==> inputs of zinc <==
==> flow/design.v (excerpt) <==
module bicubic(clk, rst, act, in, out_0, out_1, out_2, out_3);
Settings: LEC_CHECK=0, ABC_AREA=1, CAP_MARGIN=20, CORE_MARGIN=2, CORE_UTILIZATION=72, CTS_CLUSTER_DIAMETER=395, CTS_CLUSTER_SIZE=94, SETUP_SLACK_MARGIN=0.75, SLEW_MARGIN=20, TNS_END_PERCENT=5; clock period 2.58 ns.
run.sh (not shown) runs the stock make flow with config.mk's settings and CLKGATE_MAP_FILE=.
==> amber (differences from zinc) <==
- ABC_AREA: 1 -> default
- CAP_MARGIN: 20 -> 10
- CORE_UTILIZATION: 72 -> 59
- CTS_CLUSTER_DIAMETER: 395 -> default
- CTS_CLUSTER_SIZE: 94 -> default
- GPL_ROUTABILITY_DRIVEN: default -> 0
- SETUP_SLACK_MARGIN: 0.75 -> default
- TNS_END_PERCENT: 5 -> default
==> flow/constraint.sdc (replaced) <==
create_clock -name core_clock -period 10.0 [get_ports {clk}]
set_input_delay 2.0000 -clock core_clock [delete_from_list [all_inputs] [get_ports {clk}]]
set_output_delay 2.0000 -clock core_clock [all_outputs]
set_load 0.01 [all_outputs]
==> qor summary <==
	amber	zinc
Area leader share	31.5%	30.2%
Cells after synthesis	4426	5324
Post-synthesis cell type with the largest instance count	sky130_fd_sc_hd__inv_1	sky130_fd_sc_hd__nand2_1
Outcome	no timing/DRC/antenna violations	aborted with a tool error
Last stage reached	-	5_1_grt
Basic-gate share of the synthesized area counting and, or, nand and nor cells	7.16%	11.5%
Combined area of all synthesized cells	0.0504 mm^2	0.0525 mm^2
# Cells Yosys	4426	5324
Multiplexer area fraction after synthesis	5.09%	1.39%
Die outline area	0.0877 mm^2	0.0751 mm^2
Unique masters post-synth	82	71
Placed insts	5546	7609
Post-Synth XOR/XNOR Area	4.83%	4.81%
Clock buffer count from CTS	91	12
Post-cts repair resize count	0	620
Compound-Gate Fraction of Synth Area	10.9%	11.1%
Fp util	59.3%	72.3%

========
==> run K: inputs <==
Starting RTL as in the previous note.
==> flow/config.mk <==
export PLATFORM = sky130hd
export DESIGN_NAME = bicubic
export DESIGN_NICKNAME = bicubic
export VERILOG_FILES = /design/flow/design.v
export SDC_FILE = /design/flow/constraint.sdc
export NUM_CORES = 4
export LEC_CHECK = 0
export CAP_MARGIN = 20
export CELL_PAD_IN_SITES_DETAIL_PLACEMENT = 0
export CELL_PAD_IN_SITES_GLOBAL_PLACEMENT = 0
export CORE_ASPECT_RATIO = 1.57
export CORE_MARGIN = 2
export CORE_UTILIZATION = 72
export CTS_CLUSTER_SIZE = 80
export MAX_ROUTING_LAYER = met4
export PLACE_DENSITY_LB_ADDON = 0.03
export SETUP_SLACK_MARGIN = 1.92
export SLEW_MARGIN = 20
export TNS_END_PERCENT = 15
==> flow/constraint.sdc <==
create_clock -name core_clock -period 6.55 [get_ports {clk}]
set_input_delay 1.3100 -clock core_clock [delete_from_list [all_inputs] [get_ports {clk}]]
set_output_delay 1.3100 -clock core_clock [all_outputs]
set_load 0.01 [all_outputs]
==> inputs of run P, as changes to run K <==
Settings changed: CORE_ASPECT_RATIO 1.57 to 0.72, CTS_CLUSTER_SIZE 80 to 40, PLACE_DENSITY_LB_ADDON 0.03 to 0.0, SETUP_SLACK_MARGIN 1.92 to -0.42.
==> flow/constraint.sdc (replaced) <==
create_clock -name core_clock -period 4.46 [get_ports {clk}]
set_input_delay 0.8920 -clock core_clock [delete_from_list [all_inputs] [get_ports {clk}]]
set_output_delay 0.8920 -clock core_clock [all_outputs]
set_load 0.01 [all_outputs]
==> inputs of run E, as changes to run K <==
Settings changed: CELL_PAD_IN_SITES_DETAIL_PLACEMENT 0 to default, CELL_PAD_IN_SITES_GLOBAL_PLACEMENT 0 to default, CORE_ASPECT_RATIO 1.57 to default, CORE_UTILIZATION 72 to 40, CTS_CLUSTER_SIZE 80 to default, MAX_ROUTING_LAYER met4 to default, PLACE_DENSITY_LB_ADDON 0.03 to default, SETUP_SLACK_MARGIN 1.92 to default, TNS_END_PERCENT 15 to default.
==> flow/constraint.sdc (replaced) <==
create_clock -name core_clock -period 5.4 [get_ports {clk}]
set_input_delay 1.0800 -clock core_clock [delete_from_list [all_inputs] [get_ports {clk}]]
set_output_delay 1.0800 -clock core_clock [all_outputs]
set_load 0.01 [all_outputs]
==> notes <==
Run K finished clean. Run E reached the layout checks and failed them: setup timing. Run P completed and failed the layout checks on capacitance limit, slew limit, setup timing.
Against run K, the first-iteration DRC count of run P is larger by about 140%.
Register-to-register slack, lowest first: run P, run E, run K.
Routed wire length, lowest first: run E, run K, run P.
Between run E and run K, the lower final area is in run K (gap 3.9%, measured against run K).
Of run K and run P, run P has the higher clock skew (gap 17 ps).
Synthesized cell count is the same in run E and run P.
Count of clock-buffer cells in the layout: run K < run P < run E.
==> figures <==
	run P	run K	run E
Outcome	complete, but fails checks	complete, no violations	complete, but fails checks
Violated checks	capacitance limit, slew limit, setup timing	-	setup timing
Clock buffers created by TritonCTS	78	77	92
Multi-input gate area	0.0275 mm^2	0.0276 mm^2	0.0269 mm^2
Die span in y	228 um	335 um	359 um
Final worst-path setup slack	-1570 ps	928 ps	-194 ps
Seq area share	0.348	0.371	0.357
First-pass GRT wire length	241 mm	212 mm	206 mm
Worst hold start	A.input_array_2[1][0]	A.input_array_3[0][0]	A.input_array_2[0][6]
Worst setup slack before clock tree synthesis	-1380 ps	382 ps	-308 ps
Tapcell count	924	922	1650
Met1 routed wirelength after detailed routing	62.5 mm	45.6 mm	58.6 mm
Cell area after placement	0.0578 mm^2	0.0525 mm^2	0.0565 mm^2
Sequential cell area	0.0219 mm^2	0.0219 mm^2	0.0219 mm^2
Cell Rows	82	121	130
Total negative setup slack	-125670 ps	0 ps	-1370 ps
NonClk Buf Share	0.117	0.0569	0.0819
Via count of the routed design	42000	36200	34600
Post-detailed-placement half-perimeter wirelength	114 mm	102 mm	106 mm
Fin util	0.908	0.852	0.490
CP Depth	24	20	22
